## run A
## axi_slave
module axi_slave #(
    parameter AXI_ID_WD   = 2,
    parameter AXI_DATA_WD = 32,
    parameter AXI_ADDR_WD = 32,
    parameter AXI_STRB_WD = 4
    )(
    input                      S_AXI_ACLK,
    input                      S_AXI_ARESETN,
    input  [AXI_ADDR_WD-1 : 0] S_AXI_AWADDR,
    input  [AXI_ID_WD-1   : 0] S_AXI_AWID,
    input  [1 : 0]             S_AXI_AWBURST,
    input  [2 : 0]             S_AXI_AWSIZE,
    input  [7 : 0]             S_AXI_AWLEN,
    input                      S_AXI_AWVALID,
    output                     S_AXI_AWREADY,
    input  [AXI_DATA_WD-1 : 0] S_AXI_WDATA,
    input  [AXI_STRB_WD-1 : 0] S_AXI_WSTRB,
    input                      S_AXI_WLAST,
    input                      S_AXI_WVALID,
    output                     S_AXI_WREADY,
    output [AXI_ID_WD-1   : 0] S_AXI_BID,
    output [1 : 0]             S_AXI_BRESP,
    output                     S_AXI_BVALID,
    input                      S_AXI_BREADY,
    input  [AXI_ADDR_WD-1 : 0] S_AXI_ARADDR,
    input  [AXI_ID_WD-1   : 0] S_AXI_ARID,
    input  [1 : 0]             S_AXI_ARBURST,
    input  [2 : 0]             S_AXI_ARSIZE,
    input  [7 : 0]             S_AXI_ARLEN,
    input                      S_AXI_ARVALID,
    output                     S_AXI_ARREADY,
    output [AXI_DATA_WD-1 : 0] S_AXI_RDATA,
    output                     S_AXI_RLAST,
    output [AXI_ID_WD-1   : 0] S_AXI_RID,
    output [1 : 0]             S_AXI_RRESP,
    output                     S_AXI_RVALID,
    input                      S_AXI_RREADY
    );
Size: roughly 4500 cells after synthesis, about 2100 flip-flops, roughly 86000 um2 of cells after synthesis.
clock: 3.31 ns
lec_check: 0
cap_margin: 20
cell_pad_in_sites_detail_placement: 0
cell_pad_in_sites_global_placement: 0
core_margin: 2
core_utilization: 52
cts_cluster_size: 100
place_density: 0.5
slew_margin: 20
run.sh (not shown) runs the stock make flow with config.mk's settings and CLKGATE_MAP_FILE=.
Run A finished all stages; however, its layout fails the closing checks, the failures being negative setup slack.
What run B does differently from run A at the input level:
- removing CTS_CLUSTER_SIZE (formerly 100)
- setting CTS_CLUSTER_DIAMETER to 349 for the first time
- changing CORE_UTILIZATION from 52 to 72
- changing the clock period (ns, I/O delays scaled along) from 3.31 to 4.77
--- outcome ---
[run B] flow finished | final checks: failed | reasons: negative setup slack. Re part of the total power dissipated in the clock network: run A was higher than run B. What run B reported for die span in x has to be multiplied by 1.17 to get the figure for run A. For the cell area, run B came in 5.2% lower than run A did. Run B vs. run A: utilization now sits higher; area share of buffers outside the clock network now sits lower; number of cells on the critical path now sits higher; count of plain and timing-repair buffers in the layout now sits lower; overall power after layout now sits lower.
#### Input delta (run C over run B)
- swapping 72 for 62 in CORE_UTILIZATION
- clearing CTS_CLUSTER_DIAMETER, which used to be 349
- swapping 4.77 for 6.09 in the clock period (ns, I/O delays scaled along)
==> results <==
Run C: done, clean on timing, DRC and antenna. Comparing run B and run C, the lower sequential power was measured on run C. Re post-route worst hold slack: run B and run C aren't equal, and the higher value belongs to run B. Compared to run B, run C leaves more free space in the core. Summary of run C over run B: multi-input gate share of total cell area now sits higher; wire length of the first global-routing pass now sits lower; total wirelength of the detailed-routed design now sits lower.
Here is what was changed in the inputs of run D compared with run C.
- CTS_CLUSTER_SIZE now 15, previously not set
- CORE_UTILIZATION now 72, was 62
- the clock period (ns, I/O delays scaled along) now 4.76, was 6.09
## What came out
- Per the comparison of run D with run C, proportion of synthesized flip-flops having asynchronous set or reset comparable, setup skew after layout now smaller, clock group share of total power now larger.
- Both conditions hold for run C: the flow ran to the end and the final layout passed the timing, DRC and antenna checks.
- Run D: all stages done; final checks FAILED (negative setup slack).
- Utilization run C -> run D: up
- Run D ends up with a total CTS buffers that is 2.9% lower than in run C.
- Of the two values seen for capturing element of the worst setup path, S_AXI_RDATA[2] was produced by run D and S_AXI_RDATA[17] by run C.
- Changes observed in run D relative to run C: fraction of area in registers now sits lower; via count now sits higher.
#### Input delta (run E over run D)
- changing SLEW_MARGIN from 20 to 30
- setting HOLD_SLACK_MARGIN to -0.06 for the first time
- setting CTS_CLUSTER_DIAMETER to 105 for the first time
- changing CAP_MARGIN from 20 to 5
- changing PLACE_DENSITY from 0.5 to 0.61
## What came out
- Between run D and run E, the flow reports total power decreasing by a little under 10%.
- Looking at slowest cell on the critical path, the sky130_fd_sc_hd__edfxtp_1 result is from run E; the sky130_fd_sc_hd__mux4_2 one comes from run D.
- On routed length per placed instance, run D and run E are neck and neck.
- The run showing the smaller worst vdd rail ir drop is run E.
- To summarise run E: no stage aborted, but the layout did not pass its checks, failing on negative setup slack.
Inputs modified between run E and run F:
- SETUP_SLACK_MARGIN now -0.26, previously not set
- SLEW_MARGIN now 40, was 30
- TNS_END_PERCENT now 65, previously not set
- PLACE_DENSITY no longer set, was 0.61
- MIN_ROUTING_LAYER now met1, previously not set
- GPL_ROUTABILITY_DRIVEN now 1, previously not set
- CTS_CLUSTER_DIAMETER now 110, was 105
- HOLD_SLACK_MARGIN no longer set, was -0.06
From run F to run E, cell count after placement did not move at all.
To summarise run F: no stage aborted, but the layout did not pass its checks, failing on negative setup slack.
Fmax on run F is ahead of run E.
In the tables for run E and run F, first-iteration DRC count reads lower with run F.
For sequential share of power, run E and run F come out practically identical.
Run E ended up with S_AXI_RDATA[9] as its capture point of the critical path; run F ended up with S_AXI_RDATA[6].
Between run E and run F, the number of sequential cells does not differ in any meaningful way.
Summary — initial antenna violation count, run F relative to run E: lower, by 3.
Between run E and run F, the synthesis-to-finish area growth is lower for run E.
A topmost layer with routed signal wires of met5 is what run E shows, while met4 belongs to run F.
Status: cell internal power dissipation parity (run E, run F)
| power in combinational cells | run F vs run E | ≈ equal |

========
north:
Starting RTL as in the previous note.
Settings: LEC_CHECK=0, CAP_MARGIN=15, CELL_PAD_IN_SITES_DETAIL_PLACEMENT=0, CELL_PAD_IN_SITES_GLOBAL_PLACEMENT=0, CORE_MARGIN=2, CORE_UTILIZATION=72, CTS_CLUSTER_SIZE=51, GPL_ROUTABILITY_DRIVEN=1, MIN_ROUTING_LAYER=met1, SETUP_SLACK_MARGIN=-0.26, SLEW_MARGIN=20, TNS_END_PERCENT=65; clock period 4.76 ns.
Ran to the end and failed final checks on negative setup slack: north.
> inputs changed (north -> south)
- a change of CORE_UTILIZATION from 72 to 69
- a deleted CTS_CLUSTER_SIZE that had been 51
- an added PLACE_DENSITY_LB_ADDON of 0.06
- a change of CORE_MARGIN from 2 to 7
- a deleted SETUP_SLACK_MARGIN that had been -0.26
[summary]
In south the implementation completed, yet the final layout does not meet the checks, the culprit being negative setup slack. Re pre-CTS setup slack: north was lower than south. Across both runs, final cell area excluding filler cells was higher for south than for north. Going from north to south, the power density over cell area was found to have gone down by about 0.9%. Measured against each other, north and south differ in slew at the pin closest to its max-slew limit, the higher figure coming from north. Timing-limited maximum frequency, north and south: larger value in south. Setup WNS north -> south: better. Looking at north and south, the combinational power is a wash. [compare] base=north new=south: critical path arrival decreased by 0.04 ns relative to the old numbers; final period utilization shrank by 0.89 points.
Inputs modified between south and east:
- an added CTS_CLUSTER_SIZE of 49
- a change of PLACE_DENSITY_LB_ADDON from 0.06 to 0.01
- a change of CORE_UTILIZATION from 69 to 72
- an added SETUP_SLACK_MARGIN of 1.37
- a change of CORE_MARGIN from 7 to 2
--- outcome ---
east against south; count of instances resized after the clock tree is built is up by more than a quarter. In the tables for east and south, register share of the cell area reads higher with south. east vs south on total instance count after detailed placement: east is the lower one. Status: required time at the worst-slack endpoint parity (south, east). Total die size (south / east): 1.10. Final checks on east, whose flow otherwise completed, came back failing, citing negative setup slack. The run showing the smaller cell count is east.
diff inputs: east => west
- an added CTS_CLUSTER_DIAMETER of 88
- a deleted PLACE_DENSITY_LB_ADDON that had been 0.01
- a change of CTS_CLUSTER_SIZE from 49 to 15
- a deleted SETUP_SLACK_MARGIN that had been 1.37
- a deleted GPL_ROUTABILITY_DRIVEN that had been 1
- a deleted MIN_ROUTING_LAYER that had been met1
- a change of CAP_MARGIN from 15 to 10
- a deleted TNS_END_PERCENT that had been 65
- an added PLACE_DENSITY of 0.61
### Flow results
west finished all stages; however, its layout fails the closing checks, the failures being negative setup slack.
west vs east — routed wire length dropped by more than 10%
Delta (west minus east): worst-margin pin slew picked up an extra 0.10 ns; final critical-path share of the clock period now sits lower; instance count on the critical path fell 1.
There was hardly any difference in multiplexer share of the synthesized area between east and west.
For total area of sequential cells, west and east come out practically identical.
Going from east to west, number of vias in the routed layout shrinks by 2,949.
Cmp west and east / final cell utilization of the core / lower: west
Summary: with east as the reference, maximum ir drop on the vdd rail in west moved up by more than 10%.
The higher time the worst path needs with I/O delays and setup came out of east.
Setup changes, west to middle
- SETUP_SLACK_MARGIN now -0.08, previously not set
- CTS_CLUSTER_DIAMETER now 49, was 88
- CELL_PAD_IN_SITES_DETAIL_PLACEMENT no longer set, was 0
- CELL_PAD_IN_SITES_GLOBAL_PLACEMENT no longer set, was 0
- PLACE_DENSITY no longer set, was 0.61
## What came out
No crash in middle: every stage finished, but the layout fails its final checks due to negative setup slack. Setup slack of the critical path after layout: middle vs west up 0.011 ns. middle vs west: clock-buffer cell count up by more than 10%. met3 wire length went up slightly going from west to middle. Between middle and west, sequential fraction of total cell area is lower for middle, west comes in above that. When the final numbers for middle and west were put side by side, the met3 global-route usage turned out to be greater in middle. Max post-cts repair resize count across middle and west: middle. Taking west as the reference point, the core utilization of middle rises by 0.86 points. Going from west to middle, the number of vias per cell was found to have gone up by 0.028. As far as chip area goes, west and middle are indistinguishable; the numbers are identical. middle vs west: number of non-filler instances in the completed layout up slightly. west -> middle: via count increased slightly.

========
axi_slave again, from the RTL that the note above started with.
Design axi_slave, start of the top module:
module axi_slave #(
    parameter AXI_ID_WD   = 2,
    parameter AXI_DATA_WD = 32,
    parameter AXI_ADDR_WD = 32,
    parameter AXI_STRB_WD = 4
    )(
    input                      S_AXI_ACLK,
    input                      S_AXI_ARESETN,
    input  [AXI_ADDR_WD-1 : 0] S_AXI_AWADDR,
    input  [AXI_ID_WD-1   : 0] S_AXI_AWID,
    input  [1 : 0]             S_AXI_AWBURST,
    input  [2 : 0]             S_AXI_AWSIZE,
    input  [7 : 0]             S_AXI_AWLEN,
    input                      S_AXI_AWVALID,
    output                     S_AXI_AWREADY,
    input  [AXI_DATA_WD-1 : 0] S_AXI_WDATA,
    input  [AXI_STRB_WD-1 : 0] S_AXI_WSTRB,
    input                      S_AXI_WLAST,
    input                      S_AXI_WVALID,
    output                     S_AXI_WREADY,
    output [AXI_ID_WD-1   : 0] S_AXI_BID,
    output [1 : 0]             S_AXI_BRESP,
    output                     S_AXI_BVALID,
    input                      S_AXI_BREADY,
    input  [AXI_ADDR_WD-1 : 0] S_AXI_ARADDR,
    input  [AXI_ID_WD-1   : 0] S_AXI_ARID,
    input  [1 : 0]             S_AXI_ARBURST,
    input  [2 : 0]             S_AXI_ARSIZE,
    input  [7 : 0]             S_AXI_ARLEN,
    input                      S_AXI_ARVALID,
    output                     S_AXI_ARREADY,
    output [AXI_DATA_WD-1 : 0] S_AXI_RDATA,
    output                     S_AXI_RLAST,
    output [AXI_ID_WD-1   : 0] S_AXI_RID,
    output [1 : 0]             S_AXI_RRESP,
    output                     S_AXI_RVALID,
    input                      S_AXI_RREADY
    );
==> flow/config.mk <==
export PLATFORM = sky130hd
export DESIGN_NAME = axi_slave
export DESIGN_NICKNAME = axi_slave
export VERILOG_FILES = /design/flow/design.v
export SDC_FILE = /design/flow/constraint.sdc
export NUM_CORES = 4
export LEC_CHECK = 0
export CAP_MARGIN = 20
export CELL_PAD_IN_SITES_DETAIL_PLACEMENT = 0
export CELL_PAD_IN_SITES_GLOBAL_PLACEMENT = 1
export CORE_MARGIN = 2
export CORE_UTILIZATION = 64
export PLACE_DENSITY = 0.5
export SETUP_SLACK_MARGIN = 2.52
export SLEW_MARGIN = 20
==> flow/constraint.sdc <==
create_clock -name core_clock -period 11.1 [get_ports {S_AXI_ACLK}]
set_input_delay 2.2200 -clock core_clock [delete_from_list [all_inputs] [get_ports {S_AXI_ACLK}]]
set_output_delay 2.2200 -clock core_clock [all_outputs]
set_load 0.01 [all_outputs]
==> next run, changes <==
--- a/flow/config.mk
+++ b/flow/config.mk
@@ -9,7 +9,6 @@
 export CELL_PAD_IN_SITES_DETAIL_PLACEMENT = 0
-export CELL_PAD_IN_SITES_GLOBAL_PLACEMENT = 1
+export CELL_PAD_IN_SITES_GLOBAL_PLACEMENT = 4
 export CORE_MARGIN = 2
-export CORE_UTILIZATION = 64
+export CORE_UTILIZATION = 44
 export PLACE_DENSITY = 0.5
-export SETUP_SLACK_MARGIN = 2.52
 export SLEW_MARGIN = 20
==> flow/constraint.sdc (replaced) <==
create_clock -name core_clock -period 3.31 [get_ports {S_AXI_ACLK}]
set_input_delay 0.6620 -clock core_clock [delete_from_list [all_inputs] [get_ports {S_AXI_ACLK}]]
set_output_delay 0.6620 -clock core_clock [all_outputs]
set_load 0.01 [all_outputs]
Result: With this change the flow produced a layout that fails on negative setup slack; global-route usage goes down by 5.8 points; worst setup slack gets worse by 4400 ps; die size goes up by 45%; final area goes up by 11%; non-clock buffer count goes up by 830; power goes up to 3.6 times its value; clock skew goes down by 4.6 ps; routed wire length goes up by 19%; sequential share of layout area goes down by 6.6 points.

========
## oak
axi_slave again, from the RTL that the note above started with.
export LEC_CHECK = 0
export ABC_AREA = 1
export CAP_MARGIN = 15
export CELL_PAD_IN_SITES_DETAIL_PLACEMENT = 2
export CELL_PAD_IN_SITES_GLOBAL_PLACEMENT = 4
export CORE_MARGIN = 4
export CORE_UTILIZATION = 43
export GPL_ROUTABILITY_DRIVEN = 1
export MIN_ROUTING_LAYER = met2
export PLACE_DENSITY_LB_ADDON = 0.06
export SETUP_SLACK_MARGIN = 1.06
export SLEW_MARGIN = 5
export TNS_END_PERCENT = 95
create_clock -name core_clock -period 5.73 [get_ports {S_AXI_ACLK}]
The flow completed for oak, but it is not clean: the layout still shows negative setup slack.
For pine, these inputs were changed with respect to oak:
Settings: swapping 4 for 2 in CORE_MARGIN; clearing ABC_AREA, which used to be 1; swapping 95 for 65 in TNS_END_PERCENT; swapping 2 for 0 in CELL_PAD_IN_SITES_DETAIL_PLACEMENT; swapping 5 for 20 in SLEW_MARGIN; swapping 43 for 66 in CORE_UTILIZATION; swapping 1.06 for 1.36 in SETUP_SLACK_MARGIN; swapping 4 for 0 in CELL_PAD_IN_SITES_GLOBAL_PLACEMENT; swapping met2 for met1 in MIN_ROUTING_LAYER.
[summary]
Power: pine draws less than oak. Comparing oak against pine, there is no change at all in total global routing overflow. Going from oak to pine, number of clock buffers in the layout shrinks by about 1.4%. Taking oak as the reference point, the fraction of power consumed by the clock network of pine rises by 0.9 points. Completing all stages was not enough for pine: its layout failed the final checks because of negative setup slack. Every stage of oak finished as expected; the final checks, on the other hand, flagged negative setup slack, which means the layout fails. The die size of pine is lower than that of oak. NOTE: post-cts repair resize count in pine falls short of that of oak. For clock slew seen by the registers of the worst setup and hold paths, oak and pine come out practically identical. Changes observed in pine relative to oak: aoi/oai-family share of the synthesized area decreased by 9.3 points relative to the old numbers, sequential share of layout area increased by 4.0 points relative to the old numbers, layout overhead on the synthesized area decreased by 5.5 points relative to the old numbers, combinational share of cell area increased by 0.37 points relative to the old numbers.
--- input diff pine..birch ---
Settings: GPL_ROUTABILITY_DRIVEN removed (was 1); CAP_MARGIN changed from 15 to 20; CORE_UTILIZATION changed from 66 to 72; MIN_ROUTING_LAYER removed (was met1); TNS_END_PERCENT removed (was 65); PLACE_DENSITY_LB_ADDON changed from 0.06 to 0.01; CTS_CLUSTER_SIZE newly set to 15; the clock period (ns, I/O delays scaled along) changed from 5.73 to 4.76.
### Flow results
- birch: all stages done; final checks FAILED (negative setup slack).
- Compared with pine, birch shows a lower flip-flop and latch share of the layout cell area.
- Taking pine as the reference point, the growth of design area from synthesis to finish of birch rises by 4.2 points.
- Re worst setup slack: pine was higher than birch.
- Between pine and birch, number of buffer and inverter stages on the critical path increased.
- Compared with pine, in birch worst-case vdd ir drop picked up an extra 0.14 mV, critical path depth now sits higher.
Input changes introduced in maple (baseline for comparison: birch):
Settings: PLACE_DENSITY_LB_ADDON removed (was 0.01); GPL_ROUTABILITY_DRIVEN newly set to 1; CAP_MARGIN changed from 20 to 15; SETUP_SLACK_MARGIN changed from 1.36 to -0.26; CTS_CLUSTER_DIAMETER newly set to 110; TNS_END_PERCENT newly set to 65; MIN_ROUTING_LAYER newly set to met1.
The hold slack of birch and that of maple are within noise of each other.
maple finished all stages; layout check result: FAIL, due to negative setup slack.
Taking birch as the reference, in maple number of antenna repair diodes did not really move; setup slack went up; yosys-reported design area after synthesis did not really move; fraction of cell area in non-clock buffers went down; total power went down.
#### Input delta (cedar over maple)
Settings: clearing GPL_ROUTABILITY_DRIVEN, which used to be 1; clearing SETUP_SLACK_MARGIN, which used to be -0.26; clearing CTS_CLUSTER_DIAMETER, which used to be 110; clearing TNS_END_PERCENT, which used to be 65; putting PLACE_DENSITY at 0.61 where nothing was set; clearing MIN_ROUTING_LAYER, which used to be met1; swapping 15 for 5 in CAP_MARGIN.
==> comparison <==
To summarise cedar: no stage aborted, but the layout did not pass its checks, failing on negative setup slack.
Complete run, failing final checks: maple, reason negative setup slack.
Core utilization up 2.0 points in cedar wrt maple
The number of buffers inserted to repair setup after CTS number comes out higher for cedar vs maple.
Delta (cedar minus maple): tightest slew margin relative to the limit went up 5.2 points, wire length reported by the detailed router went up 3.6%.
Power is estimated from default activity; no workload was simulated.
